==> flow/design.v <==
`timescale 1ns/10ps
module  CONV(
  input                      clk,
  input                      reset,
  output logic               busy,	
  input                      ready,	
  output logic        [13:0] iaddr,
  input               [7:0]  idata,	
  output logic               ioe,
  output logic               wen_L0,
  output logic               oe_L0,
  output logic        [13:0] addr_L0,
  output logic        [11:0] w_data_L0,
  input               [11:0] r_data_L0,
  output logic               wen_L1,
  output logic               oe_L1,
  output logic        [11:0] addr_L1,
  output logic        [11:0] w_data_L1,
  input               [11:0] r_data_L1,
  output logic               oe_weight,
  output logic        [15:0] addr_weight,
  input  logic signed [7:0]  r_data_weight,
  output logic               wen_L2,
  output logic        [3:0]  addr_L2,
  output logic        [31:0] w_data_L2
  );
  assign oe_L0 = 1'b0;
  localparam INITIAL0 = 0;
  localparam READ0    = 1;
  localparam EXECUTE0 = 2;
  localparam WRITE0   = 3;
  localparam DONE0    = 4;
  localparam EXECUTE1 = 0;
  localparam IDLE10   = 1;
  localparam WRITE1   = 2;
  localparam IDLE11   = 3;
  localparam DONE1    = 4;
  localparam INITIAL2 = 0;
  localparam IDLE20   = 1;
  localparam IDLE21   = 2;
  localparam READ2    = 3;
  localparam IDLE22   = 4;
  localparam IDLE23   = 5;
  localparam IDLE24   = 6;
  localparam IDLE25   = 7;
  localparam WRITE2   = 8;
  reg  [2:0]  layer0_cs;
  reg  [2:0]  layer0_ns;
  reg  [2:0]  layer1_cs;
  reg  [2:0]  layer1_ns;
  reg  [3:0]  layer2_cs;
  reg  [3:0]  layer2_ns;
  reg  [7:0]  column0_cnt;
  reg  [7:0]  column1_cnt;
  reg  [7:0]  row0_cnt;
  reg  [12:0] AfterFilter [0:8];
  reg  [7:0]  weight; 
  reg  [11:0] flatten;
  wire read0_done;
  wire read2_done;
  wire execute0_done;
  wire execute1_done;
  wire write0_done;
  wire write1_done;
  wire sr1_en;
  wire sr2_en;
  wire idle;
  assign read0_done = (iaddr==14'd130);
  assign read2_done = (addr_L1==4095);
  assign execute0_done = (iaddr==14'd133);
  assign execute1_done = (addr_L0==14'd129);
  assign write0_done = (addr_L0==16383);
  assign write1_done = (addr_L1==4095);
  assign sr1_en = (layer0_cs>=READ0);
  assign sr2_en = (layer1_cs>=EXECUTE1);
  assign idle = (column1_cnt>=126 && column1_cnt<255);
  always @(posedge clk, posedge reset) begin
    if (reset) layer0_cs <= INITIAL0;
    else       layer0_cs <= layer0_ns;
  end
  always @(*) begin
    layer0_ns=3'bx;
    case (layer0_cs)
      INITIAL0:
        begin
          if (ready)          layer0_ns=READ0;
          else                layer0_ns=INITIAL0;   
        end 
      READ0: 
        begin 
          if (read0_done)     layer0_ns=EXECUTE0;
          else                layer0_ns=READ0;     
        end 
      EXECUTE0: 
        begin 
          if (execute0_done)  layer0_ns=WRITE0;
          else                layer0_ns=EXECUTE0;  
        end  
      WRITE0: 
        begin 
          if (write0_done)    layer0_ns=DONE0;
          else                layer0_ns=WRITE0;    
        end
      DONE0:
        begin
                              layer0_ns=DONE0;     
        end
    endcase
  end
  always @(*) begin
    ioe=1;
    case (layer0_cs)
      INITIAL0:
        begin
        end
      READ0:
        begin
        end
      EXECUTE0:
        begin
        end
      WRITE0:
        begin
        end
      DONE0:
        begin
        end
    endcase
  end
  always @(posedge clk, posedge reset) begin
    if (reset) begin
      wen_L0<=0;
    end else begin
      if (layer0_ns==WRITE0) begin
        wen_L0<=1;
      end else begin
        wen_L0<=0;
      end
    end
  end
  always @(posedge clk, posedge reset) begin
    if (reset) layer1_cs <= EXECUTE1;
    else       layer1_cs <= layer1_ns;
  end
  always @(*) begin
    layer1_ns=2'bx;
    case (layer1_cs)
      EXECUTE1:
        begin
          if (execute1_done)  layer1_ns=IDLE10;
          else                layer1_ns=EXECUTE1;  
        end
      IDLE10:
        begin
                              layer1_ns=WRITE1;
        end
      WRITE1:
        begin
          if (write1_done)    layer1_ns=DONE1;
          else                layer1_ns=IDLE11;
        end
      IDLE11:
        begin
          if (idle)           layer1_ns=IDLE11;    
          else                layer1_ns=WRITE1;
        end
      DONE1:
        begin
                              layer1_ns=DONE1;     
        end
    endcase
  end
  always @(posedge clk, posedge reset) begin
    if (reset) begin
      wen_L1<=0;
    end else begin
      if (layer1_ns==WRITE1) begin
        wen_L1<=1;
      end else begin
        wen_L1<=0;
      end
    end
  end
  always @(posedge clk, posedge reset) begin
    if (reset) layer2_cs <= INITIAL2;
    else       layer2_cs <= layer2_ns;
  end
  always @(*) begin
    layer2_ns=4'bx;
    case (layer2_cs)
      INITIAL2:
        begin
          if (layer1_cs==DONE1) layer2_ns=IDLE20;
          else                  layer2_ns=INITIAL2;  
        end
      IDLE20:
        begin
                                layer2_ns=IDLE21; 
        end      
      IDLE21:      
        begin      
                                layer2_ns=READ2;   
        end
      READ2:
        begin
          if (read2_done)       layer2_ns=IDLE22;
          else                  layer2_ns=READ2;     
        end
      IDLE22:
        begin
                                layer2_ns=IDLE23;
        end
      IDLE23:
        begin
                                layer2_ns=IDLE24;   
        end
      IDLE24:
        begin
                                layer2_ns=IDLE25;   
        end
      IDLE25:  
        begin
                                layer2_ns=WRITE2;   
        end
      WRITE2:     
        begin      
                                layer2_ns=READ2;   
        end
    endcase
  end
  always @(*) begin
    wen_L2=0;
    oe_weight=1;
    oe_L1=0;
    case (layer2_cs)
      INITIAL2:
        begin
        end
      IDLE20:
        begin
          oe_L1=1;
        end
      IDLE21:
        begin
          oe_L1=1;
        end
      READ2:
        begin
          oe_L1=1;
        end
      IDLE22:
        begin
          oe_L1=1;
        end
      IDLE23:
        begin
          oe_L1=1;
        end
      IDLE24:
        begin
          oe_L1=1;
        end
      IDLE25:  
        begin
          oe_L1=1;
        end
      WRITE2: 
        begin
          wen_L2=1;
          oe_L1=1;
        end
    endcase
  end
  always @(posedge clk, posedge reset) begin
    if (reset) begin
      iaddr <= 0;
    end else begin
      iaddr <= iaddr+1;
    end
  end
  always @(posedge clk, posedge reset) begin
    if (reset) begin
      column0_cnt <= 0;
    end else begin
      if (layer0_cs>=EXECUTE0) begin
        if (column0_cnt!=127 && ioe) begin
          column0_cnt <= column0_cnt+1;
        end else if (column0_cnt==127 && ioe) begin
          column0_cnt <= 0;
        end
      end
    end
  end
  always @(posedge clk, posedge reset) begin
    if (reset) begin
      row0_cnt <= 0;
    end else begin
      if (layer0_cs>=EXECUTE0) begin
        if (column0_cnt!=127 && ioe) begin
          row0_cnt <= row0_cnt;
        end else if (column0_cnt==127 && ioe) begin
          row0_cnt <= row0_cnt+1;
        end
      end
    end
  end
  always @(posedge clk, posedge reset) begin
    if (reset) begin
      column1_cnt <= 0;
    end else begin
      if (layer1_cs>=WRITE1) begin
        if (column1_cnt!=255) begin
          column1_cnt <= column1_cnt+1;
        end else if (column1_cnt==255) begin
          column1_cnt <= 0;
        end
      end
    end
  end
  wire [7:0] p0;
  wire [7:0] p1;
  wire [7:0] p2;
  wire [7:0] p3;
  wire [7:0] p4;
  wire [7:0] p5;
  wire [7:0] p6;
  wire [7:0] p7;
  wire [7:0] p8;
  wire [8:0] p0_shf;
  wire [8:0] p5_shf;
  wire [8:0] p7_shf;
  wire [8:0] p8_shf;
  assign p0_shf = p0<<1;
  assign p5_shf = p5<<1;
  assign p7_shf = p7<<1;
  assign p8_shf = p8<<1;
  sr_8x259 sr1 (
    .clk(clk),
    .en(sr1_en),
    .sr_in(idata),
    .sr_tap1(p0),
    .sr_tap2(p1),
    .sr_tap3(p2),
    .sr_tap4(p3),
    .sr_tap5(p4),
    .sr_tap6(p5),
    .sr_tap7(p6),
    .sr_tap8(p7),
    .sr_tap9(p8)
  );
  always @(*) begin
    AfterFilter[0] =  - (p0_shf)       ;
    AfterFilter[1] =     0             ;
    AfterFilter[2] =     p2            ;
    AfterFilter[3] =     0             ;
    AfterFilter[4] =     p4            ;
    AfterFilter[5] =     p5_shf        ;
    AfterFilter[6] =     p6            ;
    AfterFilter[7] =     p7_shf        ;
    AfterFilter[8] =  -((p8_shf)+p8)   ;
    if (row0_cnt==0) begin
      AfterFilter[0] = 0;
      AfterFilter[1] = 0;
      AfterFilter[2] = 0;
    end
    if (column0_cnt==0) begin
      AfterFilter[0] = 0;
      AfterFilter[3] = 0;
      AfterFilter[6] = 0;
    end 
    if (column0_cnt==127) begin
      AfterFilter[2] = 0;
      AfterFilter[5] = 0;
      AfterFilter[8] = 0;
    end 
    if (row0_cnt==127) begin
      AfterFilter[6] = 0;
      AfterFilter[7] = 0;
      AfterFilter[8] = 0;
    end 
  end
  wire [12:0] add0_0;
  wire [12:0] add1_0;
  wire [12:0] add2_0;
  wire [12:0] add3_0;
  reg  [12:0] add0;
  reg  [12:0] add1;
  reg  [12:0] add2;
  reg  [12:0] add3;
  assign add0_0 = AfterFilter[0]+AfterFilter[2];
  assign add1_0 = AfterFilter[4]+AfterFilter[5];
  assign add2_0 = AfterFilter[6]+AfterFilter[7];
  assign add3_0 = AfterFilter[8];
  always @(posedge clk, posedge reset) begin
    if (reset) begin
      add0 <= 0; 
      add1 <= 0;
      add2 <= 0;
      add3 <= 0;
    end else begin
      add0 <= add0_0; 
      add1 <= add1_0;
      add2 <= add2_0;
      add3 <= add3_0;
    end
  end
  wire [12:0] add4_1;
  wire [12:0] add5_1;
  reg  [12:0] add4;
  reg  [12:0] add5;
  assign add4_1 = add0+add1;
  assign add5_1 = add2+add3;
  always @(posedge clk, posedge reset) begin
    if (reset) begin
      add4 <= 0;
      add5 <= 0;
    end else begin
      add4 <= add4_1;
      add5 <= add5_1;
    end
  end
  wire [12:0] add6_2;
  assign add6_2 = add4+add5;
  always @(posedge clk, posedge reset) begin
    if (reset) begin
      w_data_L0 <= 0;
    end else begin
      if (add6_2[12]) begin
        w_data_L0 <= 0;
      end else begin
        w_data_L0 <= add6_2;
      end
    end
  end
  always @(posedge clk, posedge reset) begin
    if (reset) begin
      addr_L0 <= 0;
    end else begin
      if (wen_L0) begin
        addr_L0 <= addr_L0+1;
      end
    end
  end
  wire [11:0] reg0;
  wire [11:0] reg1;
  sr_12x130 sr2 (
    .clk(clk),
    .en(sr2_en),
    .sr_in(w_data_L0),
    .sr_tap1(reg0),
    .sr_tap2(reg1)
  );
  reg [11:0] max_temp;
  always @(posedge clk, posedge reset) begin
    if (reset) begin
      max_temp <= 0;
    end else begin
      if (reg0>=reg1) begin
        max_temp <= reg0;
      end else begin
        max_temp <= reg1;
      end
    end
  end
  always @(posedge clk, posedge reset) begin
    if (reset) begin
      w_data_L1 <= 0;
    end else begin
      if (max_temp>= reg0 && max_temp>= reg1) begin
        w_data_L1 <= max_temp;
      end else if (reg0>= max_temp && reg0>= reg1) begin
        w_data_L1 <= reg0;
      end else begin
        w_data_L1 <= reg1;
      end
    end
  end
  always @(posedge clk, posedge reset) begin
    if (reset) begin
      addr_L1 <= 0;
    end else begin
      if (wen_L1||layer1_cs==DONE1) begin
        addr_L1 <= addr_L1+1;
      end
    end
  end
  always @(posedge clk, posedge reset) begin
    if (reset) begin
      addr_weight <= 0;
    end else begin
      if (layer1_cs==DONE1) begin
        addr_weight <= addr_weight+1;
      end
    end
  end
  always @(posedge clk, posedge reset) begin
    if (reset) begin
      weight <= 0;
      flatten <= 0;
    end else begin
      weight <= r_data_weight;
      flatten <= r_data_L1;
    end
  end
  wire [20:0] fc0;
  reg [20:0] fc;
  mul FC (
    .in1(weight),
    .in2({1'b0,flatten}),
    .out(fc0)
  );
  always @(posedge clk, posedge reset) begin
    if (reset) begin
      fc <= 0;
    end else begin
      fc <= fc0;
    end
  end
  reg  [31:0] fc_acc;
  wire [31:0] fc_sum0;
  wire [31:0] signed_fc;
  wire [31:0] signed_fc_acc;
  assign signed_fc = $signed(fc);
  assign signed_fc_acc = $signed(fc_acc);
  CLA32 cla (
    .a(signed_fc),
    .b(signed_fc_acc),
    .cin(1'b0),
    .out(fc_sum0)
  );
  always @(posedge clk, posedge reset) begin
    if (reset) begin
      fc_acc <= 0;
    end else begin 
      if (layer2_cs==IDLE24) begin
        fc_acc <= 0;
      end else begin
        if ((layer2_cs==READ2||layer2_cs==IDLE21||layer2_cs==IDLE22||layer2_cs==IDLE23||layer2_cs==IDLE25||layer2_cs==WRITE2) && addr_L1!=2) begin
          fc_acc <= fc_sum0;
        end
      end
    end
  end
  reg [31:0] fc_sum;
  always @(posedge clk, posedge reset) begin
    if (reset) begin
      fc_sum <= 0;
    end else begin
      fc_sum <= fc_sum0;
    end
  end
  reg [31:0] w_data_L2_reg;
  wire [15:0] fc_sum_shf;
  assign fc_sum_shf = fc_sum>>16;
  always @(*) begin
    if (fc_sum[31]==1) begin
      w_data_L2_reg = $signed(fc_sum_shf);
    end else begin
      w_data_L2_reg = fc_sum;
    end
  end
  always @(posedge clk, posedge reset) begin
    if (reset) begin
      w_data_L2 <= 0;
    end else begin
      if (layer2_cs==INITIAL2) begin
        w_data_L2 <= 0;
      end else begin
        w_data_L2 <= w_data_L2_reg;
      end
    end       
  end
  always @(posedge clk, posedge reset) begin
    if (reset) begin
      addr_L2 <= 0;
    end else begin
      if (wen_L2) begin
        addr_L2 <= addr_L2+1;
      end
    end
  end
  always @(posedge clk, posedge reset) begin
    if (reset) begin
      busy <= 0;
    end else begin
      case (addr_weight)
        40963: busy <= 1;
        40964: busy <= 0;
      endcase
    end
  end
endmodule
module CLA32 (
  input [31:0] a,
  input [31:0] b,
  input        cin,
  output [32:0] out
);
  wire cout0;
  wire cout1;
  wire cout2;
  CLA8 cla0 (.a(a[7:0]),   .b(b[7:0]),   .cin(cin),   .sum(out[7:0]),   .cout(cout0)   );
  CLA8 cla1 (.a(a[15:8]),  .b(b[15:8]),  .cin(cout0), .sum(out[15:8]),  .cout(cout1)   );
  CLA8 cla2 (.a(a[23:16]), .b(b[23:16]), .cin(cout1), .sum(out[23:16]), .cout(cout2)   );
  CLA8 cla3 (.a(a[31:24]), .b(b[31:24]), .cin(cout2), .sum(out[31:24]), .cout(out[32]) );
endmodule
module CLA8 (
  input [7:0] a,
  input [7:0] b,
  input       cin,
  output [7:0] sum,
  output       cout
);
  wire [7:0] p;
  wire [7:0] g;
  wire [6:0] c;  
  CLG clg8 (
    .cin(cin),
    .p(p),
    .g(g),
    .cout({cout, c[6:0]})
  );
  CLA_FA cla_fa0 (.a(a[0]), .b(b[0]), .cin(cin), .sum(sum[0]), .g(g[0]), .p(p[0]));
  genvar i;
  generate
  for (i=1;i<8;i=i+1) begin:cla_fa
    CLA_FA cla_fa (.a(a[i]), .b(b[i]), .cin(c[i-1]), .sum(sum[i]), .g(g[i]), .p(p[i]));
  end
  endgenerate
endmodule
module CLG (
  input cin,
  input [7:0] p,
  input [7:0] g,
  output [7:0] cout
);
  assign cout[0] = (cin & p[0])                                                  | (g[0])                                                                                                                                                                                                                                                                     ;
  assign cout[1] = (cin & p[0] & p[1])                                           | (g[0] & p[1])                                           | (g[1])                                                                                                                                                                                                           ;
  assign cout[2] = (cin & p[0] & p[1] & p[2])                                    | (g[0] & p[1] & p[2])                                    | (g[1] & p[2])                                    | (g[2])                                                                                                                                                        ;
  assign cout[3] = (cin & p[0] & p[1] & p[2] & p[3])                             | (g[0] & p[1] & p[2] & p[3])                             | (g[1] & p[2] & p[3])                             | (g[2] & p[3])                             | (g[3] )                                                                                                           ;
  assign cout[4] = (cin & p[0] & p[1] & p[2] & p[3] & p[4])                      | (g[0] & p[1] & p[2] & p[3] & p[4])                      | (g[1] & p[2] & p[3] & p[4])                      | (g[2] & p[3] & p[4])                      | (g[3] & p[4])                      | (g[4])                                                                       ;
  assign cout[5] = (cin & p[0] & p[1] & p[2] & p[3] & p[4] & p[5])               | (g[0] & p[1] & p[2] & p[3] & p[4] & p[5])               | (g[1] & p[2] & p[3] & p[4] & p[5])               | (g[2] & p[3] & p[4] & p[5])               | (g[3] & p[4] & p[5])               | (g[4] & p[5])               | (g[5])                                         ;
  assign cout[6] = (cin & p[0] & p[1] & p[2] & p[3] & p[4] & p[5] & p[6])        | (g[0] & p[1] & p[2] & p[3] & p[4] & p[5] & p[6])        | (g[1] & p[2] & p[3] & p[4] & p[5] & p[6])        | (g[2] & p[3] & p[4] & p[5] & p[6])        | (g[3] & p[4] & p[5] & p[6])        | (g[4] & p[5] & p[6])        | (g[5] & p[6])         | (g[6])                 ;
  assign cout[7] = (cin & p[0] & p[1] & p[2] & p[3] & p[4] & p[5] & p[6] & p[7]) | (g[0] & p[1] & p[2] & p[3] & p[4] & p[5] & p[6] & p[7]) | (g[1] & p[2] & p[3] & p[4] & p[5] & p[6] & p[7]) | (g[2] & p[3] & p[4] & p[5] & p[6] & p[7]) | (g[3] & p[4] & p[5] & p[6] & p[7]) | (g[4] & p[5] & p[6] & p[7]) | (g[5] & p[6] & p[7])  | (g[6] & p[7]) | (g[7]) ;
endmodule
module CLA_FA (  
  input a,
  input b,
  input cin,
  output sum,
  output p,
  output g
);
  assign sum = a^b^cin;
  assign p   = a|b;
  assign g   = a&b;
endmodule
module mul (
  input  [7:0]  in1,  
  input  [12:0] in2,  
  output reg [20:0] out  
);
  reg  [20:0] add0;
  reg  [18:0] add1;
  reg  [16:0] add2;
  reg  [14:0] add3;
  reg  [12:0] add4;
  reg  [10:0] add5;
  reg  [8:0]  add6;
  wire [8:0]  in1_shf;
  wire [9:0]  in1_x;   
  wire [9:0]  in1_x2;
  assign in1_shf = in1<<1;
  assign in1_x   = {{2{in1[7]}}, in1};
  assign in1_x2  = in1_x<<1;
  always @(*) begin
    add0=0;
    case ({in2[1:0],1'b0})
      3'b000, 3'b111 : add0 =  0; 
      3'b001, 3'b010 : add0 = $signed( in1     ); 
      3'b101, 3'b110 : add0 = $signed(-in1_x   ); 
      3'b011         : add0 = $signed( in1_shf ); 
      3'b100         : add0 = $signed(-in1_x2  ); 
    endcase
  end
  always @(*) begin
    add1=0;
    case (in2[3:1])
      3'b000, 3'b111 : add1 =  0; 
      3'b001, 3'b010 : add1 = $signed( in1     ); 
      3'b101, 3'b110 : add1 = $signed(-in1_x   ); 
      3'b011         : add1 = $signed( in1_shf ); 
      3'b100         : add1 = $signed(-in1_x2  ); 
    endcase
  end
  always @(*) begin
    add2=0;
    case (in2[5:3])
      3'b000, 3'b111 : add2 =  0; 
      3'b001, 3'b010 : add2 = $signed( in1     ); 
      3'b101, 3'b110 : add2 = $signed(-in1_x   ); 
      3'b011         : add2 = $signed( in1_shf ); 
      3'b100         : add2 = $signed(-in1_x2  ); 
    endcase
  end
  always @(*) begin
    add3=0;
    case (in2[7:5])
      3'b000, 3'b111 : add3 =  0; 
      3'b001, 3'b010 : add3 = $signed( in1     ); 
      3'b101, 3'b110 : add3 = $signed(-in1_x   ); 
      3'b011         : add3 = $signed( in1_shf ); 
      3'b100         : add3 = $signed(-in1_x2  ); 
    endcase
  end
  always @(*) begin
    add4=0;
    case (in2[9:7])
      3'b000, 3'b111 : add4 =  0; 
      3'b001, 3'b010 : add4 = $signed( in1     ); 
      3'b101, 3'b110 : add4 = $signed(-in1_x   ); 
      3'b011         : add4 = $signed( in1_shf ); 
      3'b100         : add4 = $signed(-in1_x2  ); 
    endcase
  end
  always @(*) begin
    add5=0;
    case (in2[11:9])
      3'b000, 3'b111 : add5 =  0; 
      3'b001, 3'b010 : add5 = $signed( in1     ); 
      3'b101, 3'b110 : add5 = $signed(-in1_x   ); 
      3'b011         : add5 = $signed( in1_shf ); 
      3'b100         : add5 = $signed(-in1_x2  ); 
    endcase
  end
  always @(*) begin
    add6=0;
    case ({in2[12],in2[12:11]})
      3'b000, 3'b111 : add6 =  0; 
      3'b001, 3'b010 : add6 = $signed( in1     ); 
      3'b101, 3'b110 : add6 = $signed(-in1_x   ); 
      3'b011         : add6 = $signed( in1_shf ); 
      3'b100         : add6 = $signed(-in1_x2  ); 
    endcase
  end
  wire [20:0] sum0;
  wire [20:0] carry0;
  wire [20:0] carry0_shf;
  assign carry0_shf = carry0<<1;
  adder21 adder21_0 (
    .a(add0),
    .b({add1,2'b0}),
    .cin({add2,4'b0}),
    .sum(sum0),
    .cout(carry0)
  );
  wire [20:0] sum1;
  wire [20:0] carry1;
  wire [20:0] carry1_shf;
  assign carry1_shf = carry1<<1;
  adder21 adder21_1 (
    .a({add3,6'b0}),
    .b({add4,8'b0}),
    .cin({add5,10'b0}),
    .sum(sum1),
    .cout(carry1)
  );
  wire [20:0] sum2;
  wire [20:0] carry2;
  wire [20:0] carry2_shf;
  assign carry2_shf = carry2<<1;
  adder21 adder21_2 (
    .a(sum0),
    .b(carry0_shf),
    .cin(sum1),
    .sum(sum2),
    .cout(carry2)
  );
  wire [20:0] sum3;
  wire [20:0] carry3;
  wire [20:0] carry3_shf;
  assign carry3_shf = carry3<<1;
  adder21 adder21_3 (
    .a(carry1_shf),
    .b(carry2_shf),
    .cin(sum2),
    .sum(sum3),
    .cout(carry3)
  );
  wire [20:0] sum4;
  wire [20:0] carry4;
  wire [20:0] carry4_shf;
  assign carry4_shf = carry4<<1;
  adder21 adder21_4 (
    .a(carry3_shf),
    .b(sum3),
    .cin({add6,12'b0}),
    .sum(sum4),
    .cout(carry4)
  );
  reg [11:0] out_temp0;  
  reg [10:0] out_temp1;
  reg [10:0] out_temp2;
  always @(*) begin
    out_temp0 = sum4[10:0]+carry4_shf[10:0]; 
  end
  always @(*) begin
    out_temp1 = sum4[20:11]+carry4_shf[20:11]+1;  
    out_temp2 = sum4[20:11]+carry4_shf[20:11];    
  end
  always @(*) begin
    if (out_temp0[11]) begin  
      out = {out_temp1, out_temp0[10:0]};
    end else begin            
      out = {out_temp2, out_temp0[10:0]};
    end
  end
endmodule
module adder21 (
  input [20:0] a,
  input [20:0] b,
  input [20:0] cin,
  output [20:0] sum,
  output [20:0] cout
);
  genvar i;
  generate
    for (i=0;i<21;i=i+1) begin:FA
      FA fa (.a(a[i]), .b(b[i]), .cin(cin[i]), .sum(sum[i]), .cout(cout[i]));
    end
  endgenerate
endmodule
module FA (
  input a, 
  input b,
  input cin,
  output sum, 
  output cout 
);
  wire c1, c2, s1;
  HA ha1(.a(a), .b(b), .cout(c1), .sum(s1));
  HA ha2(.a(s1), .b(cin), .cout(c2), .sum(sum));
  or (cout, c1, c2);
endmodule
module HA (
  input a, 
  input b,
  output sum, 
  output cout 
);
  xor (sum, a, b);
  and (cout, a, b);
endmodule
module sr_8x259 (
  input clk,
  input en,
  input  [7:0] sr_in,
  output [7:0] sr_tap1,
  output [7:0] sr_tap2,
  output [7:0] sr_tap3,
  output [7:0] sr_tap4,
  output [7:0] sr_tap5,
  output [7:0] sr_tap6,
  output [7:0] sr_tap7, 
  output [7:0] sr_tap8, 
  output [7:0] sr_tap9 
);
  reg [7:0] sr [0:258];
  integer i;
  always @(posedge clk) begin
    if (en) begin
      sr[258] <= sr_in;
      for (i=0;i<258;i=i+1) begin
        sr[i] <= sr[i+1];
      end
    end
  end
  assign sr_tap1 = sr[0];
  assign sr_tap2 = sr[1];
  assign sr_tap3 = sr[2];
  assign sr_tap4 = sr[128];
  assign sr_tap5 = sr[129];
  assign sr_tap6 = sr[130];
  assign sr_tap7 = sr[256];
  assign sr_tap8 = sr[257];
  assign sr_tap9 = sr[258];
endmodule
module sr_12x130 (
  input clk,
  input en,
  input  [11:0] sr_in,
  output [11:0] sr_tap1,
  output [11:0] sr_tap2
);
  reg [11:0] sr [0:129];
  integer i;
  always @(posedge clk) begin
    if (en) begin
      sr[129] <= sr_in;
      for (i=0;i<129;i=i+1) begin
        sr[i] <= sr[i+1];
      end
    end
  end
  assign sr_tap1 = sr[1];
  assign sr_tap2 = sr[129];
endmodule
==> flow/run.sh <==
#!/bin/bash
# the make line also repeats each setting of config.mk as NAME=value (left out here)
make -C /OpenROAD-flow-scripts/flow DESIGN_CONFIG=/design/flow/config.mk WORK_HOME=/design/flow/orfs CLKGATE_MAP_FILE= finish
==> flow/config.mk <==
export PLATFORM = sky130hd
export DESIGN_NAME = CONV
export DESIGN_NICKNAME = CONV
export VERILOG_FILES = /design/flow/design.v
export SDC_FILE = /design/flow/constraint.sdc
export NUM_CORES = 4
export LEC_CHECK = 0
export CAP_MARGIN = 20
export CORE_MARGIN = 2
export CORE_UTILIZATION = 67
export SLEW_MARGIN = 20
==> flow/constraint.sdc <==
create_clock -name core_clock -period 4.02 [get_ports {clk}]
set_input_delay 0.8040 -clock core_clock [delete_from_list [all_inputs] [get_ports {clk}]]
set_output_delay 0.8040 -clock core_clock [all_outputs]
set_load 0.01 [all_outputs]
==> results_slide.txt, run 1 <==
Synthesis and Place & Route Summary

Synthesis
  • Netlist cell types: 79
  • Register area share after synthesis: 0.897
  • Asr flop ratio synth: 0.0872
  • Top cells by area: edfxtp_1 83%, dfrtp_1 6.6%, ha_1 2.2%
  • Commonest flop: edfxtp_1
  • Number of enable flip-flop cells: 3,620
  • XOR-XNOR Cells, Area Fraction: 0.0136
  • Post-synthesis area per instance: 22.3 um^2
  • AO/OA Area Share: 0.0217
  • Mux share: 0.00449
  • Area leader share: 0.831
  • Synth warn: 8
  • Cells after synthesis: 5,856
  • Synth flops: 3,966
  • Cell Area, Synth: 131,000 um^2
  • Cell type with the largest total area: edfxtp_1
  • Yosys chip area: 131,000 um^2
  • Top-count cell post-synth: edfxtp_1
  • Simple Share, Synth: 0.0215
  • Cell count listed in synth_stat.txt: 5,856
  • Yosys adder share: 0.0318
  • Post-synth top cells: 3,620 x edfxtp_1, 344 x dfrtp_1, 244 x inv_1
  • Top comb family, area: adder cells

Route
  • Met2 wire length: 116 mm
  • TritonRoute pass-1 iters: 7
  • Post-Route WL: 234 mm
  • Via count: 53,500
  • Met3 Routed Length: 12.7 mm
  • Post-route ant nets: 0
  • M1 wire length: 99.1 mm
  • DR WL/cell: 24.8 um
  • DRC: 0
  • Mean number of vias per cell: 5.66
  • Starting DRT DRC Count: 5,275
  • Top layer reached by signal wires: met5

Floorplan
  • Init Core Util: 0.673
  • Chip width: 446 um
  • Die Size: 199,000 um^2
  • Die Y-Extent: 446 um
  • Core box area: 194,000 um^2
  • # IOs: 167
  • Row count: 162

Status
  • SO Faults: setup timing
  • Status: failed layout checks

Worst setup path
  • Startpoint Class: register
  • Crit path depth: 24
  • Slowest stage delay, CP: 570 ps
  • Worst EP required: 4850 ps
  • R2r setup slk: -1650 ps
  • CP Capture Type: register
  • Delay-heaviest family, CP: adder cells
  • Most frequent CP cell: fa_1
  • R2R depth: 24
  • Data arrival, critical path: 6500 ps
  • Max FO, Critical Path: 4
  • Last element of the critical path: fc[20]
  • Buffers and inverters on the worst path: 4
  • Setup crit start: weight[0]
  • R2R Path End: fc[20]
  • Critical path type: register to register
  • Critical Path, Cell by Cell: inv_2, ha_4, nand2_2, or3_4, buf_6, nor2_4, or2_4, mux2i_1, a22o_2, fa_1, inv_2, fa_1, fa_1, inv_1, fa_2, ha_4, nand2_2, a211oi_2, a311o_1, a41o_1, o41ai_2, o21bai_1, a21oi_1, xor2_1
  • Slowest CP cell: fa_1
  • Reg2Reg Launch Point: weight[0]

Global routing
  • Initial antenna violation count: 17
  • Vias in the first global route: 54,800
  • Total congestion overflow: 0
  • Largest net degree at the start of global routing: 228
  • All-Layer GR Usage: 0.235
  • First-pass GRT wire length: 345 mm

Timing
  • TNS Setup: -13,070 ps
  • Final setup vio count: 14
  • Crit share post-route: 1.41
  • Slew headroom: 0.292
  • Achievable Freq: 176 MHz
  • Tightest Pin Transition: 1060 ps
  • Clock period minus worst slack: 5670 ps
  • RSZ-0062 raised after global routing: true
  • Final hold viol count: 0
  • Pins Over Slew Limit: 0
  • Hold Slack: 254 ps
  • Post-route worst setup slack: -1650 ps
  • Layout Skew: 130 ps

Clock network
  • Clock transition at path regs: 70 ps
  • Hold_buf cts: 0
  • CTS sink count: 3,966
  • Root buffer cell: clkbuf_16
  • Longest Clk Path Bufs: 4
  • CTS tree: yes
  • CTS Buf Count: 383
  • Insertion Delay late pin: 1000 ps
  • H-tree levels: 5

Power
  • Flop pwr share: 0.522
  • Clk. pwr: 35.3 mW
  • Internal cell power: 68.4 mW
  • P_comb: 6.40 mW
  • Top pwr grp: registers
  • Worst VDD drop: 0.736 mV
  • Clock share of power: 0.405
  • Power Density: 579 nW/um^2
  • Leak: 54.4 nW
  • Switching pwr: 18.8 mW
  • Comb pwr share: 0.073
  • Switching part of the total: 0.215
  • Seq group: 45.5 mW

Placement
  • Dpl hpwl: 104 mm
  • Setup WS pre-CTS: -1920 ps
  • Dpl cell area: 138,000 um^2
  • Routability cong.: 0.832
  • PortBufs: 151

Finish
  • Syn-to-layout area delta: 15.1%
  • Final instance area: 150,000 um^2
  • Fillers: 9,498
  • Final #Nets: 6,939

Hold path
  • Hold Crit Class: input pin to asynchronous set/reset pin

Run
  • OpenROAD warnings: 135
  • Max-cap viol count: 0
metal layers:
layer  global-route usage  vias to the layer above
li1                     -                    23900
met1                0.334                    27600
met2                0.377                     1604
met3               0.0462                      371
met4               0.0734                       14
met5                    0                        -
what timing repair did:
| action | CTS | global route |
|---|---|---|
| resized | 68 | 62 |
| buffers inserted | 20 | 8 |
| cloned | 0 | 0 |
| setup endpoints to repair | 15 | 17 |
| pin swaps | 31 | 47 |
| hold endpoints to repair | 0 | 0 |
layout make-up:
type,instances,area (um^2),area share
Antenna cell,6,15.0,0.0000998
Tap cell,2542,3180,0.0211
Sequential cell,3966,117000,0.780
Clock buffer,483,10200,0.0681
Multi-Input combinational cell,1568,12800,0.0849
Clock inverter,199,1820,0.0121
Timing Repair Buffer,440,4150,0.0276
Inverter,244,920,0.00611
per-stage QoR:
| stage | total power [mW] | cells | util |
|---|---|---|---|
| CTS | 87.7 | 9434 | 0.772 |
| global placement | 51.4 | 8733 | 0.708 |
| global route | 90.2 | 9445 | 0.774 |
| floorplan | 49.4 | 5857 | - |
| finish | 87.2 | 9448 | 0.774 |
| detailed placement | 51.5 | 8734 | 0.708 |
==> inputs of run 2 (changes only) <==
CORE_UTILIZATION = 65   (was 67)
MAX_ROUTING_LAYER = met4   (was default)
PLACE_DENSITY = 0.6   (was default)
SETUP_SLACK_MARGIN = -0.48   (was default)
clock period = 6.47 ns   (was 4.02 ns; I/O delays follow)
==> run 2 against run 1 <==
Effect of this change:
- the run now finishes clean
- clock power is about 40% lower
- combinational power is 55% lower
- routed wire length shrank 12%
- critical path depth is the same
- global-route usage decreased by 2.7 points
- critical endpoint unchanged
- largest cell class unchanged
==> results_slide.txt, run 2 <==
Synthesis and Place & Route Summary

Worst setup path
  • Slowest stage delay, CP: 540 ps (-30 ps)
  • Data arrival, critical path: 6880 ps (+380 ps)
  • Worst EP required: 7270 ps (+2420 ps)
  • R2R depth: 24 (unchanged)
  • Critical path type: register to register
  • Reg2Reg Launch Point: weight[1]
  • Buffers and inverters on the worst path: 3 (-1)
  • R2r setup slk: 380 ps (+2030 ps)
  • Max FO, Critical Path: 5 (+1)
  • Crit path depth: 24 (unchanged)
  • CP Capture Type: register
  • Slowest CP cell: fa_1
  • Last element of the critical path: fc[20]
  • Startpoint Class: register
  • R2R Path End: fc[20]
  • Critical Path, Cell by Cell: buf_4, nor3_1, nand2_1, or3_1, buf_4, nand2_1, xnor2_1, a21oi_1, fa_1, fa_1, inv_1, ha_1, ha_1, ha_1, a21o_1, a21oi_1, o21bai_1, a21o_1, a311o_1, a41o_1, o41ai_2, o21bai_1, a21oi_1, xor2_1
  • Setup crit start: weight[1]
  • Delay-heaviest family, CP: AND-OR/OR-AND gates

Synthesis
  • Post-synthesis area per instance: 22.3 um^2 (unchanged)
  • Register area share after synthesis: 0.897 (unchanged)
  • Synth warn: 8 (unchanged)
  • Top comb family, area: adder cells
  • Cell Area, Synth: 131,000 um^2 (unchanged)
  • Post-synth top cells: 3,620 x edfxtp_1, 344 x dfrtp_1, 244 x inv_1
  • XOR-XNOR Cells, Area Fraction: 0.0136 (unchanged)
  • Mux share: 0.00449 (unchanged)
  • Commonest flop: edfxtp_1
  • Area leader share: 0.831 (unchanged)
  • Yosys chip area: 131,000 um^2 (unchanged)
  • Cell type with the largest total area: edfxtp_1
  • Yosys adder share: 0.0318 (unchanged)
  • AO/OA Area Share: 0.0217 (unchanged)
  • Simple Share, Synth: 0.0215 (unchanged)
  • Asr flop ratio synth: 0.0872 (unchanged)
  • Number of enable flip-flop cells: 3,620 (unchanged)
  • Top-count cell post-synth: edfxtp_1
  • Netlist cell types: 79 (unchanged)
  • Synth flops: 3,966 (unchanged)
  • Cells after synthesis: 5,856 (unchanged)
  • Top cells by area: edfxtp_1 83%, dfrtp_1 6.6%, ha_1 2.2%
  • Cell count listed in synth_stat.txt: 5,856 (unchanged)

Timing
  • Final hold viol count: 0 (unchanged)
  • Layout Skew: 103 ps (-27.4 ps)
  • RSZ-0062 raised after global routing: false
  • Pins Over Slew Limit: 0 (unchanged)
  • Slew headroom: 0.326 (+0.0338)
  • Post-route worst setup slack: 385 ps (+2030 ps)
  • Achievable Freq: 164 MHz (-6.8%)
  • Clock period minus worst slack: 6090 ps (+416 ps)
  • Hold Slack: 339 ps (+85.3 ps)
  • Crit share post-route: 0.941 (-0.470)
  • Tightest Pin Transition: 1010 ps (-50.7 ps)
  • Final setup vio count: 0 (-14)

Power
  • Clk. pwr: 21.3 mW (-40%)
  • Top pwr grp: registers
  • Leak: 53.3 nW (-2.0%)
  • Switching part of the total: 0.209 (-0.00660)
  • Seq group: 28.3 mW (-38%)
  • Internal cell power: 41.5 mW (-39%)
  • P_comb: 2.90 mW (-55%)
  • Clock share of power: 0.406 (about the same)
  • Switching pwr: 10.9 mW (-42%)
  • Power Density: 354 nW/um^2 (-39%)
  • Flop pwr share: 0.539 (+0.017)
  • Comb pwr share: 0.055 (-0.018)
  • Worst VDD drop: 0.307 mV (-58%)

Clock network
  • Longest Clk Path Bufs: 4 (unchanged)
  • Post-CTS Setup Inserts: 0 (-100%)
  • CTS Buf Count: 376 (-1.8%)
  • H-tree levels: 5 (unchanged)
  • Clock transition at path regs: 60 ps (about the same)
  • Insertion Delay late pin: 970 ps (-30 ps)
  • Hold_buf cts: 0 (unchanged)
  • Root buffer cell: clkbuf_16
  • CTS sink count: 3,966 (unchanged)
  • CTS tree: yes
  • Post-CTS resize count: 0 (-100%)

Floorplan
  • Init Core Util: 0.654 (-0.0184)
  • Die Y-Extent: 453 um (+1.5%)
  • Chip width: 453 um (+1.5%)
  • # IOs: 167 (unchanged)
  • Core box area: 200,000 um^2 (+2.8%)
  • Row count: 164 (+1.2%)
  • Die Size: 205,000 um^2 (+3.0%)

Finish
  • FF/Latch Area: 117,000 um^2 (unchanged)
  • Comb area: 12,300 um^2 (-4.0%)
  • Final #Nets: 6,759 (-2.6%)
  • Final Util: 0.743 (-0.0316)
  • Fillers: 10,900 (+15%)
  • Syn-to-layout area delta: 13.5%

Route
  • Starting DRT DRC Count: 5,162 (-2.1%)
  • Mean number of vias per cell: 5.52 (-2.6%)
  • Post-route ant nets: 0 (unchanged)
  • DRC: 0 (unchanged)
  • Post-Route WL: 206 mm (-12%)
  • DR WL/cell: 22.0 um (-11%)
  • Via count: 51,700 (-3.4%)
  • TritonRoute pass-1 iters: 8 (+1)

Global routing
  • Largest net degree at the start of global routing: 214 (-6.1%)
  • Initial antenna violation count: 9 (-8)
  • First-pass GRT wire length: 312 mm (-9.6%)
  • Vias in the first global route: 51,900 (-5.3%)
  • All-Layer GR Usage: 0.208 (-0.0269)
  • Total congestion overflow: 0 (unchanged)

Placement
  • PortBufs: 151 (unchanged)
  • Routability cong.: 0.852 (+2.5%)
  • Dpl hpwl: 99.1 mm (-5.0%)
  • Setup WS pre-CTS: 416 ps (+2340 ps)

Run
  • Max-cap viol count: 0 (unchanged)
  • OpenROAD warnings: 152 (+13%)

Hold path
  • Hold Crit Class: register to register
  • Hold Startpoint: sr2.sr[66][1]
  • Hold path depth: 0
  • Hold EP: sr2.sr[65][1]

Status
  • Status: timing/DRC/antenna clean
## run 2: layout make-up
class / count / area share
Antenna cell: 4 / 0.0000674
Sequential cell: 3966 / 0.791
Tap cell: 2656 / 0.0224
Clock inverter: 200 / 0.0126
Multi-Input combinational cell: 1568 / 0.0827
Inverter: 244 / 0.00620
Clock buffer: 462 / 0.0672
Timing Repair Buffer: 267 / 0.0181
## run 2: routing by layer
metal,wire (um),GRT usage
met4,4920,0.0590
met1,95000,0.311
met3,9110,0.0331
met2,97300,0.306
met5,0,-
## run 2: stage by stage
stage / cells / setup TNS [ps] / power (mW) / cell area, um^2
final: 9367 / 0 / 52.5 / 148000
after global routing: 9365 / 0 / 54.4 / 148000
after CTS: 9362 / 0 / 53.1 / 148000
after detailed placement: 8700 / 0 / 31.7 / 137000
after global placement: 8699 / 0 / 31.7 / 136000
after floorplan: 5857 / -7914370 / 30.7 / 131000
==> inputs of run 3 (changes only) <==
CORE_UTILIZATION = 70   (was 65)
MAX_ROUTING_LAYER = default   (was met4)
PLACE_DENSITY = default   (was 0.6)
SETUP_SLACK_MARGIN = 1.41   (was -0.48)
clock period = 5.49 ns   (was 6.47 ns; I/O delays follow)
==> run 3 against run 2 <==
Effect of this change:
- worst setup slack worse by 590 ps
- clock-buffer cell count unchanged
- global-route usage is 9.1 points higher
- non-clock buffer count increased by 90
- die area shrank 7.1%
- total power grew 24%
- final area increased by 0.87%
- critical path type unchanged
- now fails the layout checks on setup timing
- worst hold slack gained 22 ps
==> results_slide.txt, run 3 <==
Synthesis and Place & Route Summary

Status
  • Status: failed layout checks
  • SO Faults: setup timing

Finish
  • Syn-to-layout area delta: 14.5%
  • Final #Nets: 6,846 (+1.3%)
  • Final Util: 0.807 (+0.0647)
  • Final instance area: 150,000 um^2 (+0.87%)
  • Non-Filler Instances: 9,282 (-0.91%)

Synthesis
  • Cell type with the largest total area: edfxtp_1
  • Cell Area, Synth: 131,000 um^2 (unchanged)
  • Commonest flop: edfxtp_1
  • Top cells by area: edfxtp_1 83%, dfrtp_1 6.6%, ha_1 2.2%
  • Area leader share: 0.831 (unchanged)
  • Post-synthesis area per instance: 22.3 um^2 (unchanged)
  • Number of enable flip-flop cells: 3,620 (unchanged)
  • Post-synth top cells: 3,620 x edfxtp_1, 344 x dfrtp_1, 244 x inv_1
  • XOR-XNOR Cells, Area Fraction: 0.0136 (unchanged)
  • Asr flop ratio synth: 0.0872 (unchanged)
  • Synth flops: 3,966 (unchanged)
  • AO/OA Area Share: 0.0217 (unchanged)
  • Synth warn: 8 (unchanged)
  • Top-count cell post-synth: edfxtp_1
  • Cell count listed in synth_stat.txt: 5,856 (unchanged)
  • Yosys adder share: 0.0318 (unchanged)
  • Simple Share, Synth: 0.0215 (unchanged)
  • Yosys chip area: 131,000 um^2 (unchanged)
  • Cells after synthesis: 5,856 (unchanged)
  • Netlist cell types: 79 (unchanged)
  • Top comb family, area: adder cells
  • Register area share after synthesis: 0.897 (unchanged)
  • Mux share: 0.00449 (unchanged)

Floorplan
  • Chip width: 436 um (-3.6%)
  • Die Y-Extent: 436 um (-3.6%)
  • # IOs: 167 (unchanged)
  • Row count: 158 (-3.7%)
  • Core box area: 185,000 um^2 (-7.2%)
  • Init Core Util: 0.705 (+0.0509)
  • Die Size: 190,000 um^2 (-7.1%)

Timing
  • Crit share post-route: 1.04 (+0.0974)
  • Clock period minus worst slack: 5700 ps (-387 ps)
  • RSZ-0062 raised after global routing: true
  • Tightest Pin Transition: 1090 ps (+83.1 ps)
  • Pins Over Slew Limit: 0 (unchanged)
  • Final hold viol count: 0 (unchanged)
  • Slew headroom: 0.270 (-0.0554)
  • Post-route worst setup slack: -208 ps (-593 ps)
  • Final setup vio count: 4 (+4)
  • Achievable Freq: 175 MHz (+6.8%)
  • TNS Setup: -522 ps (-522 ps)
  • Layout Skew: 105 ps (+1.98 ps)
  • Hold Slack: 362 ps (+22.2 ps)

Power
  • P_comb: 5.02 mW (+73%)
  • Comb pwr share: 0.077 (+0.022)
  • Flop pwr share: 0.514 (-0.025)
  • Clk. pwr: 26.5 mW (+24%)
  • Pwr Total: 64.8 mW (+24%)
  • Top pwr grp: registers
  • Internal cell power: 49.9 mW (+20%)
  • Power Density: 433 nW/um^2 (+22%)
  • Clock share of power: 0.409 (+0.003)
  • Switching part of the total: 0.230 (+0.0216)
  • Seq group: 33.3 mW (+18%)
  • Worst VDD drop: 0.400 mV (+30%)
  • Switching pwr: 14.9 mW (+36%)
  • Leak: 53.9 nW (+1.2%)

Placement
  • Inst Count DP: 8,575 (-1.4%)
  • Dpl hpwl: 104 mm (+5.2%)
  • Setup WS pre-CTS: -433 ps (-849 ps)
  • Dpl cell area: 137,000 um^2 (+0.17%)
  • Routability cong.: 0.834 (-2.1%)
  • PortBufs: 151 (unchanged)

Worst setup path
  • Last element of the critical path: fc[20]
  • Buffers and inverters on the worst path: 6 (+3)
  • Critical path type: register to register
  • R2r setup slk: -210 ps (-590 ps)
  • R2R Path End: fc[20]
  • Worst EP required: 6310 ps (-960 ps)
  • Slowest CP cell: fa_1
  • Crit path depth: 23 (-4.2%)
  • Critical Path, Cell by Cell: buf_4, buf_4, nor3_4, xnor2_2, buf_4, a221oi_2, a31oi_1, buf_4, fa_1, inv_1, fa_1, fa_1, inv_2, fa_1, ha_4, nand2_2, a211oi_2, a311o_1, a41o_1, o41ai_4, o21bai_1, a21oi_1, xor2_1
  • Startpoint Class: register
  • Slowest stage delay, CP: 570 ps (+30 ps)
  • Reg2Reg Launch Point: weight[1]
  • R2R depth: 23 (-4.2%)
  • Data arrival, critical path: 6510 ps (-370 ps)
  • Max FO, Critical Path: 5 (unchanged)
  • CP Capture Type: register
  • Delay-heaviest family, CP: adder cells
  • Setup crit start: weight[1]

Route
  • TritonRoute pass-1 iters: 8 (unchanged)
  • Via count: 57,600 (+12%)
  • Starting DRT DRC Count: 8,216 (+59%)
  • DR WL/cell: 30.7 um (+39%)
  • Met2 wire length: 144 mm (+48%)
  • Mean number of vias per cell: 6.21 (+13%)
  • M1 wire length: 103 mm (+8.7%)
  • Met3 Routed Length: 21.2 mm (+130%)
  • Post-route ant nets: 0 (unchanged)
  • Top layer reached by signal wires: met5
  • DRC: 0 (unchanged)
  • Post-Route WL: 285 mm (+38%)

Hold path
  • Hold path depth: 0 (unchanged)
  • Hold Crit Class: register to register
  • Hold Startpoint: sr1.sr[237][5]
  • Hold EP: sr1.sr[236][5]

Global routing
  • First-pass GRT wire length: 410 mm (+31%)
  • Vias in the first global route: 59,400 (+14%)
  • Initial antenna violation count: 8 (-1)
  • Total congestion overflow: 0 (unchanged)
  • All-Layer GR Usage: 0.300 (+0.0915)
  • Largest net degree at the start of global routing: 216 (+0.93%)

Clock network
  • Hold_buf cts: 0 (unchanged)
  • CTS tree: yes
  • CTS sink count: 3,966 (unchanged)
  • CTS Buf Count: 373 (-0.80%)
  • H-tree levels: 5 (unchanged)
  • Longest Clk Path Bufs: 4 (unchanged)
  • Clock transition at path regs: 60 ps (about the same)
  • Root buffer cell: clkbuf_16
  • Insertion Delay late pin: 1020 ps (+50 ps)

Run
  • Max-cap viol count: 0 (unchanged)
  • OpenROAD warnings: 147 (-3.3%)
run 3: final cells by class:
type | instances | area (um^2)
multi-input combinational | 1568 | 13000
tap | 2480 | 3100
timing repair buffer | 357 | 3500
clock buffer | 462 | 9870
sequential | 3966 | 117000
clock inverter | 203 | 1940
inverter | 244 | 922
antenna | 2 | 5.00
fill | 7991 | 35700
run 3: what timing repair did:
action                                  CTS  global route
endpoints found under the setup margin   43            44
setup buffers                            24            14
gates resized                           103            61
pin swaps                                40            40
run 3: metal layers:
| metal | up-vias | GRT usage |
|---|---|---|
| met5 | - | 0 |
| met4 | 4 | 0.141 |
| met3 | 1028 | 0.0554 |
| met2 | 3463 | 0.500 |
| met1 | 29500 | 0.388 |
| li1 | 23700 | - |
==> inputs of run 4 (changes only) <==
ABC_AREA = 1   (was default)
CORE_MARGIN = 3   (was 2)
CORE_UTILIZATION = 62   (was 70)
CTS_CLUSTER_DIAMETER = 231   (was default)
HOLD_SLACK_MARGIN = 0.09   (was default)
PLACE_DENSITY_LB_ADDON = 0.11   (was default)
SETUP_SLACK_MARGIN = default   (was 1.41)
TNS_END_PERCENT = 25   (was default)
clock period = 4.1 ns   (was 5.49 ns; I/O delays follow)
==> run 4 against run 3 <==
Effect of this change:
- still fails the layout checks on setup timing
- worst hold slack improved by 2.6 ps
- first-iteration DRC count decreased by 46%
- sequential cell count did not move
- sequential share of layout area shrank 0.35 points
- worst setup slack worse by 1100 ps
- total power rose by 30%
- register-to-register slack got worse by 1100 ps
- largest power group unchanged
==> results_slide.txt, run 4 <==
Synthesis and Place & Route Summary

Status
  • Status: failed layout checks
  • SO Faults: setup timing

Timing
  • Crit share post-route: 1.31 (+0.274)
  • Tightest Pin Transition: 1080 ps (-19.2 ps)
  • Layout Skew: 53.1 ps (-52.0 ps)
  • Hold Slack: 364 ps (+2.59 ps)
  • RSZ-0062 raised after global routing: true
  • Achievable Freq: 186 MHz (+5.9%)
  • TNS Setup: -10,840 ps (-10,320 ps)
  • Slew headroom: 0.277 (+0.00621)
  • Final setup vio count: 14 (+10)
  • Final hold viol count: 0 (unchanged)
  • Pins Over Slew Limit: 0 (unchanged)
  • Post-route worst setup slack: -1280 ps (-1070 ps)
  • Clock period minus worst slack: 5380 ps (-318 ps)

Power
  • Comb pwr share: 0.065 (-0.012)
  • Leak: 55.2 nW (+2.3%)
  • Seq group: 44.5 mW (+34%)
  • Top pwr grp: registers
  • Switching pwr: 17.4 mW (+17%)
  • Internal cell power: 66.6 mW (+33%)
  • Worst VDD drop: 0.607 mV (+52%)
  • Power Density: 558 nW/um^2 (+29%)
  • Clock share of power: 0.405 (-0.004)
  • Flop pwr share: 0.530 (+0.016)
  • Switching part of the total: 0.207 (-0.0232)
  • Clk. pwr: 34.0 mW (+28%)
  • P_comb: 5.46 mW (+8.8%)
  • Pwr Total: 84.0 mW (+30%)

Worst setup path
  • R2R Path End: fc[20]
  • R2r setup slk: -1280 ps (-1070 ps)
  • Max FO, Critical Path: 8 (+3)
  • Reg2Reg Launch Point: weight[0]
  • Last element of the critical path: fc[20]
  • Buffers and inverters on the worst path: 6 (unchanged)
  • R2R depth: 27 (+17%)
  • Slowest CP cell: fa_1
  • Slowest stage delay, CP: 560 ps (about the same)
  • Startpoint Class: register
  • Most frequent CP cell: nand2_1
  • Data arrival, critical path: 6150 ps (-360 ps)
  • Setup crit start: weight[0]
  • Delay-heaviest family, CP: adder cells
  • Critical path type: register to register
  • CP Capture Type: register
  • Crit path depth: 27 (+17%)
  • Worst EP required: 4870 ps (-1440 ps)

Route
  • Post-route ant nets: 0 (unchanged)
  • Via count: 51,900 (-9.9%)
  • Post-Route WL: 195 mm (-32%)
  • DRC: 0 (unchanged)
  • Starting DRT DRC Count: 4,420 (-46%)
  • DR WL/cell: 19.7 um (-36%)
  • TritonRoute pass-1 iters: 7 (-1)
  • Mean number of vias per cell: 5.24 (-16%)

Global routing
  • Total congestion overflow: 0 (unchanged)
  • Vias in the first global route: 52,400 (-12%)
  • All-Layer GR Usage: 0.185 (-0.115)
  • Largest net degree at the start of global routing: 178 (-18%)
  • Initial antenna violation count: 6 (-2)
  • First-pass GRT wire length: 308 mm (-25%)

Synthesis
  • Top comb family, area: adder cells
  • Cells after synthesis: 6,020 (+2.8%)
  • Yosys adder share: 0.0320 (+0.000156)
  • Commonest flop: edfxtp_1
  • Number of enable flip-flop cells: 3,620 (unchanged)
  • XOR-XNOR Cells, Area Fraction: 0.0104 (-0.00316)
  • Register area share after synthesis: 0.902 (+0.00441)
  • Top cells by area: edfxtp_1 84%, dfrtp_1 6.6%, ha_1 2.2%
  • Mux share: 0.0000865 (-0.00440)
  • Cell type with the largest total area: edfxtp_1
  • Netlist cell types: 58 (-27%)
  • Cell Area, Synth: 130,000 um^2 (-0.49%)
  • Top-count cell post-synth: edfxtp_1
  • Simple Share, Synth: 0.0250 (+0.00345)
  • Yosys chip area: 130,000 um^2 (-0.49%)
  • Asr flop ratio synth: 0.0872 (unchanged)
  • Post-synth top cells: 3,620 x edfxtp_1, 473 x inv_1, 344 x dfrtp_1
  • Area leader share: 0.835 (+0.00408)
  • AO/OA Area Share: 0.0157 (-0.00594)
  • Synth warn: 8 (unchanged)
  • Post-synthesis area per instance: 21.6 um^2 (-3.2%)
  • Synth flops: 3,966 (unchanged)
  • Cell count listed in synth_stat.txt: 6,020 (+2.8%)

Placement
  • Routability cong.: 0.811 (-2.9%)
  • PortBufs: 151 (unchanged)
  • Dpl hpwl: 100 mm (-4.0%)
  • Inst Count DP: 9,199 (+7.3%)
  • Setup WS pre-CTS: -1910 ps (-1470 ps)

Clock network
  • H-tree levels: 5 (unchanged)
  • CTS sink count: 3,966 (unchanged)
  • Longest Clk Path Bufs: 4 (unchanged)
  • CTS tree: yes
  • Insertion Delay late pin: 930 ps (-90 ps)
  • CTS Buf Count: 384 (+2.9%)
  • Clock transition at path regs: 60 ps (about the same)
  • Hold_buf cts: 0 (unchanged)
  • Root buffer cell: clkbuf_16

Run
  • Max-cap viol count: 0 (unchanged)
  • OpenROAD warnings: 137 (-6.8%)

Finish
  • Syn-to-layout area delta: 15.5%
  • Non-Filler Instances: 9,906 (+6.7%)
  • Final #Nets: 7,150 (+4.4%)

Hold path
  • Hold Startpoint: r_data_L1[5]
  • Hold Crit Class: input pin to register
  • Hold EP: flatten[5]
  • Hold path depth: 1 (+1)

Floorplan
  • Chip width: 464 um (+6.4%)
  • Die Size: 215,000 um^2 (+13%)
  • Die Y-Extent: 464 um (+6.4%)
  • Core box area: 208,000 um^2 (+12%)
  • Row count: 167 (+5.7%)
  • # IOs: 167 (unchanged)
  • Init Core Util: 0.626 (-0.0793)
==> run 4: layout make-up <==
| type | count | area [um^2] |
|---|---|---|
| flip-flops and latches | 3966 | 117000 |
| fillers | 11900 | 57500 |
| multi-input cells | 1542 | 11400 |
| clock buffers | 457 | 10000 |
| repair buffers | 441 | 4100 |
| well taps | 2788 | 3490 |
| clock inverters | 229 | 2120 |
| inverters | 479 | 1810 |
| diodes | 4 | 10.0 |
==> run 4: timing repair <==
| item | in CTS | in global routing |
|---|---|---|
| setup endpoints to repair | 14 | 15 |
| pin swaps | 48 | 43 |
| buffers inserted | 14 | 4 |
| resized | 74 | 54 |
==> run 4: metal layers <==
layer  part of all wire  global-route usage  up-vias
li1                   -                   -    24200
met1               0.49               0.296    26600
met2               0.45               0.269      887
met3              0.036              0.0289      345
met4              0.025              0.0560        0
met5                  0                   0        -
==> run 4: stage by stage <==
step	instance area (um^2)	utilization
2_1_floorplan	130000	-
3_3_place_gp	137000	0.661
3_5_place_dp	137000	0.661
4_1_cts	150000	0.722
5_1_grt	150000	0.723
6_report	150000	0.723
==> inputs of run 5 (changes only) <==
ABC_AREA = default   (was 1)
CORE_MARGIN = 2   (was 3)
CORE_UTILIZATION = 72   (was 62)
CTS_CLUSTER_DIAMETER = default   (was 231)
CTS_CLUSTER_SIZE = 31   (was default)
HOLD_SLACK_MARGIN = default   (was 0.09)
PLACE_DENSITY_LB_ADDON = default   (was 0.11)
TNS_END_PERCENT = default   (was 25)
clock period = 5.67 ns   (was 4.1 ns; I/O delays follow)
==> run 5 against run 4 <==
Effect of this change:
- the layout still fails its checks (setup timing)
- total power decreased by 25%
- fmax decreased by 9.3%
- sequential share of layout area increased by 0.61 points
==> results_slide.txt, run 5 <==
Synthesis and Place & Route Summary

Worst setup path
  • Startpoint Class: register
  • Slowest stage delay, CP: 590 ps (+30 ps)
  • R2R Path End: fc[20]
  • Max FO, Critical Path: 4 (-4)
  • Critical Path, Cell by Cell: inv_2, ha_4, nand2_4, or3_4, buf_6, nor2_4, or2_4, mux2i_1, a22o_2, fa_1, inv_2, fa_1, fa_1, inv_2, fa_2, ha_4, buf_6, a311o_1, a41o_1, o41ai_4, o21bai_1, a21oi_2, xor2_2
  • Delay-heaviest family, CP: adder cells
  • R2r setup slk: -260 ps (+1020 ps)
  • Crit path depth: 23 (-15%)
  • Reg2Reg Launch Point: weight[0]
  • Buffers and inverters on the worst path: 5 (-1)
  • Worst EP required: 6510 ps (+1640 ps)
  • Setup crit start: weight[0]
  • Data arrival, critical path: 6770 ps (+620 ps)
  • CP Capture Type: register
  • Critical path type: register to register
  • R2R depth: 23 (-15%)
  • Last element of the critical path: fc[20]
  • Slowest CP cell: fa_2

Power
  • Top pwr grp: registers
  • Pwr Total: 63.4 mW (-25%)
  • Seq group: 32.3 mW (-27%)
  • Clk. pwr: 26.3 mW (-23%)
  • Leak: 53.8 nW (-2.4%)
  • Flop pwr share: 0.509 (-0.021)
  • Clock share of power: 0.415 (+0.010)
  • Worst VDD drop: 0.558 mV (-8.0%)
  • Comb pwr share: 0.076 (+0.011)
  • P_comb: 4.80 mW (-12%)
  • Switching part of the total: 0.233 (+0.0263)
  • Switching pwr: 14.8 mW (-15%)
  • Internal cell power: 48.6 mW (-27%)
  • Power Density: 425 nW/um^2 (-24%)

Synthesis
  • Number of enable flip-flop cells: 3,620 (unchanged)
  • Yosys chip area: 131,000 um^2 (+0.49%)
  • Synth flops: 3,966 (unchanged)
  • Mux share: 0.00449 (+0.00440)
  • Register area share after synthesis: 0.897 (-0.00441)
  • Area leader share: 0.831 (-0.00408)
  • Cells after synthesis: 5,856 (-2.7%)
  • Cell type with the largest total area: edfxtp_1
  • Simple Share, Synth: 0.0215 (-0.00345)
  • Netlist cell types: 79 (+36%)
  • Top comb family, area: adder cells
  • Asr flop ratio synth: 0.0872 (unchanged)
  • Cell Area, Synth: 131,000 um^2 (+0.49%)
  • AO/OA Area Share: 0.0217 (+0.00594)
  • Synth warn: 8 (unchanged)
  • Yosys adder share: 0.0318 (-0.000156)
  • Top-count cell post-synth: edfxtp_1
  • XOR-XNOR Cells, Area Fraction: 0.0136 (+0.00316)
  • Commonest flop: edfxtp_1
  • Post-synthesis area per instance: 22.3 um^2 (+3.3%)
  • Post-synth top cells: 3,620 x edfxtp_1, 344 x dfrtp_1, 244 x inv_1
  • Cell count listed in synth_stat.txt: 5,856 (-2.7%)
  • Top cells by area: edfxtp_1 83%, dfrtp_1 6.6%, ha_1 2.2%

Hold path
  • Hold Crit Class: register to register
  • Hold path depth: 0 (-1)
  • Hold EP: sr2.sr[30][1]
  • Hold Startpoint: sr2.sr[31][1]

Route
  • Starting DRT DRC Count: 8,070 (+83%)
  • DR WL/cell: 32.5 um (+65%)
  • DRC: 0 (unchanged)
  • Post-Route WL: 297 mm (+52%)
  • Via count: 58,800 (+13%)
  • Post-route ant nets: 0 (unchanged)
  • TritonRoute pass-1 iters: 9 (+2)
  • Mean number of vias per cell: 6.43 (+23%)

Timing
  • Final hold viol count: 0 (unchanged)
  • TNS Setup: -334 ps (+10,510 ps)
  • Slew headroom: 0.219 (-0.0574)
  • Post-route worst setup slack: -261 ps (+1020 ps)
  • Final setup vio count: 2 (-12)
  • Hold Slack: 378 ps (+14.0 ps)
  • RSZ-0062 raised after global routing: true
  • Pins Over Slew Limit: 0 (unchanged)
  • Crit share post-route: 1.05 (-0.266)
  • Layout Skew: 65.9 ps (+12.8 ps)
  • Achievable Freq: 169 MHz (-9.3%)
  • Tightest Pin Transition: 1170 ps (+96.0 ps)
  • Clock period minus worst slack: 5930 ps (+551 ps)

Global routing
  • Initial antenna violation count: 26 (+20)
  • Vias in the first global route: 60,600 (+16%)
  • All-Layer GR Usage: 0.323 (+0.138)
  • Total congestion overflow: 0 (unchanged)
  • Global routing usage on met2: 0.537 (+0.268)
  • First-pass GRT wire length: 423 mm (+37%)
  • GR peak layer: met2
  • Met3 Use GR: 0.0690 (+0.0401)
  • Largest net degree at the start of global routing: 205 (+15%)
  • Met1 GRT Util: 0.395 (+0.0992)

Finish
  • Syn-to-layout area delta: 14.1%
  • Non-Filler Instances: 9,149 (-7.6%)
  • Final #Nets: 6,816 (-4.7%)
  • Final Util: 0.826 (+0.103)

Floorplan
  • Init Core Util: 0.724 (+0.0984)
  • # IOs: 167 (unchanged)
  • Core box area: 181,000 um^2 (-13%)
  • Row count: 156 (-6.6%)
  • Die Size: 185,000 um^2 (-14%)
  • Chip width: 430 um (-7.3%)
  • Die Y-Extent: 430 um (-7.3%)

Clock network
  • H-tree levels: 5 (unchanged)
  • Insertion Delay late pin: 1000 ps (+70 ps)
  • Root buffer cell: clkbuf_16
  • CTS Buf Count: 374 (-2.6%)
  • Clock transition at path regs: 120 ps (+60 ps)
  • Longest Clk Path Bufs: 4 (unchanged)
  • CTS tree: yes
  • CTS sink count: 3,966 (unchanged)

Placement
  • Dpl hpwl: 107 mm (+7.2%)
  • Routability cong.: 0.859 (+5.9%)
  • PortBufs: 151 (unchanged)
  • Inst Count DP: 8,464 (-8.0%)

Status
  • Status: failed layout checks
  • SO Faults: setup timing

Run
  • Max-cap viol count: 0 (unchanged)
  • OpenROAD warnings: 164 (+20%)
run 5: stage by stage:
step,cell area [um^2],worst slack [ps]
after floorplan,131000,-3720
after global placement,137000,-227
after detailed placement,137000,-358
after CTS,149000,-266
after global routing,149000,-447
final,149000,-261
run 5: final cells by class:
type	instances	area, um^2
timing repair buffer	326	3130
multi-input combinational	1568	12700
sequential	3966	117000
fill	7151	31300
clock inverter	221	2260
tap	2370	2970
inverter	244	920
clock buffer	440	9840
antenna	14	35.0
run 5: per-layer routing:
metal	routed length (um)	vias up
met5	180	-
met4	22200	28
met1	102000	29700
met3	24400	1337
met2	149000	4078
li1	-	23600
run 5: repair_timing:
item                                    4_1_cts  5_1_grt
hold buffers                                  0        0
resized                                      41       49
pin swaps                                    20       26
setup buffers                                 5        7
endpoints found under the setup margin        4        6
==> inputs of run 6 (changes only) <==
CORE_ASPECT_RATIO = 0.72   (was default)
CORE_UTILIZATION = 70   (was 72)
CTS_CLUSTER_SIZE = 32   (was 31)
==> run 6 against run 5 <==
Effect of this change:
- the layout still fails its checks (setup timing)
- largest power group unchanged
- total power decreased by 4.8%
- sequential power is essentially flat
- routed wire length down 17%
- non-clock buffer count up 1
- final area shrank 0.87%
- fmax rose by 0.42%
- highest routed layer unchanged
- clock-buffer cell count fell by 20
- critical path type unchanged
==> results_slide.txt, run 6 <==
Synthesis and Place & Route Summary

Floorplan
  • Init Core Util: 0.705 (-0.0191)
  • # IOs: 167 (unchanged)
  • Die Size: 190,000 um^2 (+2.9%)
  • Die Y-Extent: 371 um (-14%)
  • Core box area: 185,000 um^2 (+2.7%)

Hold path
  • Hold EP: sr1.sr[132][3]
  • Hold Crit Class: register to register
  • Hold path depth: 0 (unchanged)

Finish
  • Final #Nets: 6,780 (-0.53%)
  • Non-Filler Instances: 9,163 (+0.15%)

Status
  • SO Faults: setup timing
  • Status: failed layout checks

Route
  • DRC: 0 (unchanged)
  • Post-route ant nets: 0 (unchanged)
  • M1 wire length: 104 mm (+2.0%)
  • DR WL/cell: 27.0 um (-17%)
  • Via count: 54,600 (-7.1%)
  • Starting DRT DRC Count: 6,833 (-15%)
  • Top layer reached by signal wires: met5

Placement
  • Inst Count DP: 8,531 (+0.79%)
  • Dpl cell area: 137,000 um^2 (about the same)
  • Routability cong.: 0.871 (+1.5%)

Worst setup path
  • Slowest stage delay, CP: 600 ps (about the same)
  • Data arrival, critical path: 6650 ps (-120 ps)
  • Max FO, Critical Path: 7 (+3)
  • Last element of the critical path: fc[20]
  • Worst EP required: 6410 ps (-100 ps)
  • R2R depth: 24 (+4.3%)
  • Startpoint Class: register
  • R2R Path End: fc[20]
  • Buffers and inverters on the worst path: 5 (unchanged)
  • Crit path depth: 24 (+4.3%)
  • R2r setup slk: -240 ps (+20 ps)

Power
  • Comb pwr share: 0.076 (about the same)
  • Clk. pwr: 23.5 mW (-11%)
  • Pwr Total: 60.3 mW (-4.8%)
  • Seq group: 32.3 mW (about the same)
  • Flop pwr share: 0.535 (+0.026)
  • Power Density: 408 nW/um^2 (-3.9%)
  • Top pwr grp: registers
  • Leak: 53.1 nW (-1.4%)

Global routing
  • First-pass GRT wire length: 365 mm (-14%)
  • Initial antenna violation count: 9 (-65%)
  • Total congestion overflow: 0 (unchanged)
  • All-Layer GR Usage: 0.261 (-0.0619)

Synthesis
  • Top comb family, area: adder cells
  • Top cells by area: edfxtp_1 83%, dfrtp_1 6.6%, ha_1 2.2%
  • Cell count listed in synth_stat.txt: 5,856 (unchanged)
  • Cell type with the largest total area: edfxtp_1
  • Simple Share, Synth: 0.0215 (unchanged)
  • AO/OA Area Share: 0.0217 (unchanged)
  • Netlist cell types: 79 (unchanged)
  • Top-count cell post-synth: edfxtp_1
  • Asr flop ratio synth: 0.0872 (unchanged)
  • Post-synth top cells: 3,620 x edfxtp_1, 344 x dfrtp_1, 244 x inv_1
  • Cells after synthesis: 5,856 (unchanged)
  • Yosys chip area: 131,000 um^2 (unchanged)

Clock network
  • Root buffer cell: clkbuf_16
  • CTS sink count: 3,966 (unchanged)
  • Longest Clk Path Bufs: 4 (unchanged)
  • Insertion Delay late pin: 880 ps (-120 ps)
  • Clock transition at path regs: 80 ps (-40 ps)
  • CTS Buf Count: 337 (-9.9%)

Timing
  • Achievable Freq: 169 MHz (+0.42%)
  • Final setup vio count: 3 (+1)
  • RSZ-0062 raised after global routing: true
  • Tightest Pin Transition: 1090 ps (-82.2 ps)
  • Post-route worst setup slack: -236 ps (+24.6 ps)
  • TNS Setup: -485 ps (-151 ps)

Run
  • Max-cap viol count: 0 (unchanged)
==> run 6: cell type report <==
cell class              count  area (um^2)
clock inverters           188         1840
repair buffers            327         3210
well taps                2448         3060
flip-flops and latches   3966       117000
fillers                  8521        37500
clock buffers             420         8890
diodes                      2         5.00
inverters                 244          920
multi-input cells        1568        12600
==> run 6: metal layers <==
layer  track usage  up-vias
li1              -    23600
met1         0.379    28400
met2         0.423     2218
met3        0.0461      470
met4        0.0687        6
met5             0        -
==> run 6: what timing repair did <==
action | 4_1_cts | 5_1_grt
setup endpoints to repair | 5 | 5
gates resized | 68 | 23
hold buffers | 0 | 0
pin swaps | 30 | 17
setup buffers | 17 | 5
Power is estimated from default activity; no workload was simulated.
